==> flow/design.v <==
module DECODER_UNIT
(input wire [1:0]            alu_fun,
output reg arith_enable,logic_enable,comp_enable,shift_enable);
  always@(*)
  begin
    arith_enable = 1'b0;
    logic_enable = 1'b0;
    comp_enable = 1'b0;
    shift_enable = 1'b0;
    case(alu_fun)
      4'b00:arith_enable = 1'b1;
      4'b01:logic_enable = 1'b1;
      4'b10:comp_enable = 1'b1;
      4'b11:shift_enable = 1'b1;
      default: begin
            arith_enable = 1'b0;
            logic_enable = 1'b0;
            comp_enable =1'b 0;
            shift_enable = 1'b0;
        end
      endcase
  end
endmodule
module ARITHMATIC_UNIT#(parameter alu_width =16)
(
  input wire [alu_width-1:0]  A,B,
  input wire                  clk,rst,
  input wire arith_enable,
  input wire [1:0]            alu_fun,
  output reg                  arith_flag,carry_out,
  output reg [alu_width-1:0]  arith_out);
reg [alu_width:0] arith_out_reg;
wire carry_out_reg;
reg arith_flag_reg;  
always@(posedge clk or negedge rst)
begin
  if(!rst)
    begin
    arith_out <= 16'b0;
    carry_out <= 16'b0;
    arith_flag <= 16'b0;
    end
  else
   begin
    arith_out <= arith_out_reg[alu_width-1:0];
    carry_out <= carry_out_reg;
    arith_flag <= arith_flag_reg;
   end 
end
always@(*)
  begin
    arith_out_reg   = 1'b0  ;
    arith_flag_reg  = 1'b0 ;
      if(arith_enable)
        begin
    case(alu_fun)  
    4'b00:begin
    arith_out_reg   = A+B  ;
    arith_flag_reg  = 1'b1 ;
            end
    4'b01:begin
    arith_out_reg   = A-B  ;
    arith_flag_reg  = 1'b1 ;
           end
    4'b10:begin
    arith_out_reg   = A*B  ;
    arith_flag_reg  = 1'b1 ;
            end
    4'b11:begin
    arith_out_reg   = (B == 0) ? {1'b0, {alu_width{1'b1}}} : A/B  ;
    arith_flag_reg  = 1'b1 ;
           end
          endcase
          end    
end
assign carry_out_reg = arith_out_reg[alu_width] ;
endmodule
module LOGIC_UNIT#(parameter alu_width =16)
(
  input wire [alu_width-1:0]  A,B,
  input wire                  clk,rst,
  input wire logic_enable,
  input wire [1:0]            alu_fun,
  output reg                  logic_flag,
  output reg [alu_width-1:0]  logic_out);
reg [alu_width-1:0] logic_out_reg;
reg logic_flag_reg;
always @ (posedge clk or negedge rst)
 begin 
   if (!rst)
     begin
      logic_out  <= 'b0 ;
      logic_flag <= 'b0 ;	
	 end
   else
     begin   
      logic_out  <= logic_out_reg ;
      logic_flag <= logic_flag_reg ;
	 end
 end	
always@(*)
begin
    logic_out_reg  = 1'b0  ;
    logic_flag_reg = 1'b0 ;
    if(logic_enable)
        begin
    case(alu_fun)  
    4'b00:begin
    logic_out_reg   = A&B  ;
    logic_flag_reg  = 1'b1 ;
            end
    4'b01:begin
    logic_out_reg   = A|B  ;
    logic_flag_reg  = 1'b1 ;
           end
    4'b10:begin
    logic_out_reg   = ~(A&B) ;
    logic_flag_reg  = 1'b1 ;
            end
    4'b11:begin
    logic_out_reg   = ~(A|B) ;
    logic_flag_reg  = 1'b1 ;
           end
          endcase
          end            
end 
endmodule
module comparsion_unit#(parameter alu_width =16)
(
  input wire [alu_width-1:0]  A,B,
  input wire                  clk,rst,
  input wire comp_enable,
  input wire [1:0]            alu_fun,
  output reg                  comp_flag,
  output reg [alu_width-1:0]  comp_out);
reg comp_out_reg ;
reg  comp_flag_reg ;
always @ (posedge clk or negedge rst)
 begin 
   if (!rst)
     begin
      comp_out  <= 'b0 ;
      comp_flag <= 'b0 ;	
	 end
   else
     begin   
      comp_out  <= comp_out_reg ;
      comp_flag <= comp_flag_reg ;
	 end
 end
always@(*)
    begin
      comp_out_reg = 1'b0;
      comp_flag_reg = 1'b0;
      if(comp_enable)
        begin
  case(alu_fun)
      4'b00:begin
      comp_out_reg = 1'b0;
      comp_flag_reg = 1'b1;
      end 
      4'b01:begin
        comp_flag_reg  = 1'b1;
        if(A==B)
           begin
    comp_out_reg = 1'b1;
          end
       else
          begin
    comp_out_reg   = 1'b0;
          end
        end
    4'b10:begin
      comp_flag_reg  = 1'b1 ;
      if(A > B)
        begin
    comp_out_reg   = 1'b1;
        end
    else
        begin
    comp_out_reg   = 1'b0;
        end
        end
    4'b11:begin
      comp_flag_reg  = 1'b1;
      if(A < B)
          begin
    comp_out_reg   = 16'b1;
          end
    else
          begin
    comp_out_reg   = 1'b0;
          end
      end
   endcase
          end
   end
  endmodule
module shift_unit#(parameter alu_width =16)
(
  input wire [alu_width-1:0]  A,B,
  input wire                  clk,rst,
  input wire                shift_enable,
  input wire [1:0]            alu_fun,
  output reg                  shift_flag,
  output reg [alu_width-1:0]  shift_out);
reg [alu_width-1:0]  shift_out_reg ;
reg shift_flag_reg ;
always @ (posedge clk or negedge rst)
 begin 
   if (!rst)
     begin
      shift_out  <= 'b0 ;
      shift_flag <= 'b0 ;	
	 end
   else
     begin   
      shift_out  <= shift_out_reg ;
      shift_flag <= shift_flag_reg ;
	 end
 end
   always@(*)
begin
        shift_out_reg = 1'b0;
        shift_flag_reg = 1'b0;
      if(shift_enable)
        begin
      case(alu_fun)  
        4'b00:begin
        shift_flag_reg = 1'b1;
        shift_out_reg = A >> 1;
        end
        4'b01:begin
        shift_out_reg = A << 1;
        shift_flag_reg = 1'b1;
        end
        4'b10:begin
        shift_flag_reg = 1'b1;
        shift_out_reg = B >> 1;
         end
        4'b11:begin
        shift_flag_reg = 1'b1;
        shift_out_reg = B << 1;
        end
      endcase
end
end 
endmodule
module TOP_VIEW#(parameter alu_width =16)
(
  input wire [alu_width-1:0]    A,B,
  input wire                    clk,rst,
  input wire [3:0]              alu_fun,
  output wire                   arith_flag,carry_out,logic_flag,comp_flag,shift_flag,
  output wire [alu_width-1:0]   arith_out,logic_out,comp_out,shift_out
  );
wire                  comp_enable ;
wire                  shift_enable ;
wire                  logic_enable ;
wire                  arith_enable ;
  DECODER_UNIT U_decoder(
  .alu_fun(alu_fun[3:2]),
  .arith_enable(arith_enable),
  .logic_enable(logic_enable),
  .shift_enable(shift_enable),
  .comp_enable(comp_enable)
  );
  ARITHMATIC_UNIT U_arithmatic(
  .A(A),
  .arith_enable(arith_enable),
  .B(B),
  .clk(clk),
  .rst(rst),
  .alu_fun(alu_fun[1:0]),
  .arith_out(arith_out),
  .arith_flag(arith_flag),
  .carry_out(carry_out)
  );
   LOGIC_UNIT U_logic(
  .A(A),
  .logic_enable(logic_enable),
  .B(B),
  .clk(clk),
  .rst(rst),
  .alu_fun(alu_fun[1:0]),
  .logic_out(logic_out),
  .logic_flag(logic_flag)
   );
   comparsion_unit U_comp (
  .A(A),
  .comp_enable(comp_enable),
  .B(B),
  .clk(clk),
  .rst(rst),
  .alu_fun(alu_fun[1:0]),
  .comp_out(comp_out),
  .comp_flag(comp_flag)
  );
  shift_unit U_shift(
  .A(A),
  .shift_enable(shift_enable),
  .B(B),
  .clk(clk),
  .rst(rst),
  .alu_fun(alu_fun[1:0]),
  .shift_out(shift_out),
  .shift_flag(shift_flag)
  );
endmodule
export LEC_CHECK = 0
export CAP_MARGIN = 20
export CORE_MARGIN = 2
export CORE_UTILIZATION = 65
export SETUP_SLACK_MARGIN = -1.87
export SLEW_MARGIN = 20
create_clock -name core_clock -period 25.3 [get_ports {clk}]
run.sh (not shown) runs the stock make flow with config.mk's settings and CLKGATE_MAP_FILE=.
The starting point aborted during global routing (5_1_grt) (GRT-0116).
==> next run, changes <==
Settings changed: CORE_UTILIZATION 65 to 40, SETUP_SLACK_MARGIN -1.87 to unset.
Clock period 25.3 ns to 35.1 ns, I/O delays scaled along.
- The new run went through all stages and came out clean
- synthesized area does not change
- synthesized cell count is unchanged
- die area grows by 61%
==> next run, changes <==
Settings changed: CORE_UTILIZATION 40 to 69, SETUP_SLACK_MARGIN set to -0.4.
Clock period 35.1 ns to 29.5 ns, I/O delays scaled along.
Outcome:
- Now the flow aborted during global routing (5_1_grt) (GRT-0232)
- die size decreases by about 40%
- synthesized area stays the same
- synthesized cell count is unchanged
==> next run, changes <==
Settings changed: CORE_UTILIZATION 69 to 57, SETUP_SLACK_MARGIN -0.4 to 4.61.
Clock period 29.5 ns to 18.0 ns, I/O delays scaled along.
After rerunning:
- This time the run finished but fails on negative setup slack
- synthesized cell count does not change
- die area came out higher by 20%
- synthesized area stays the same
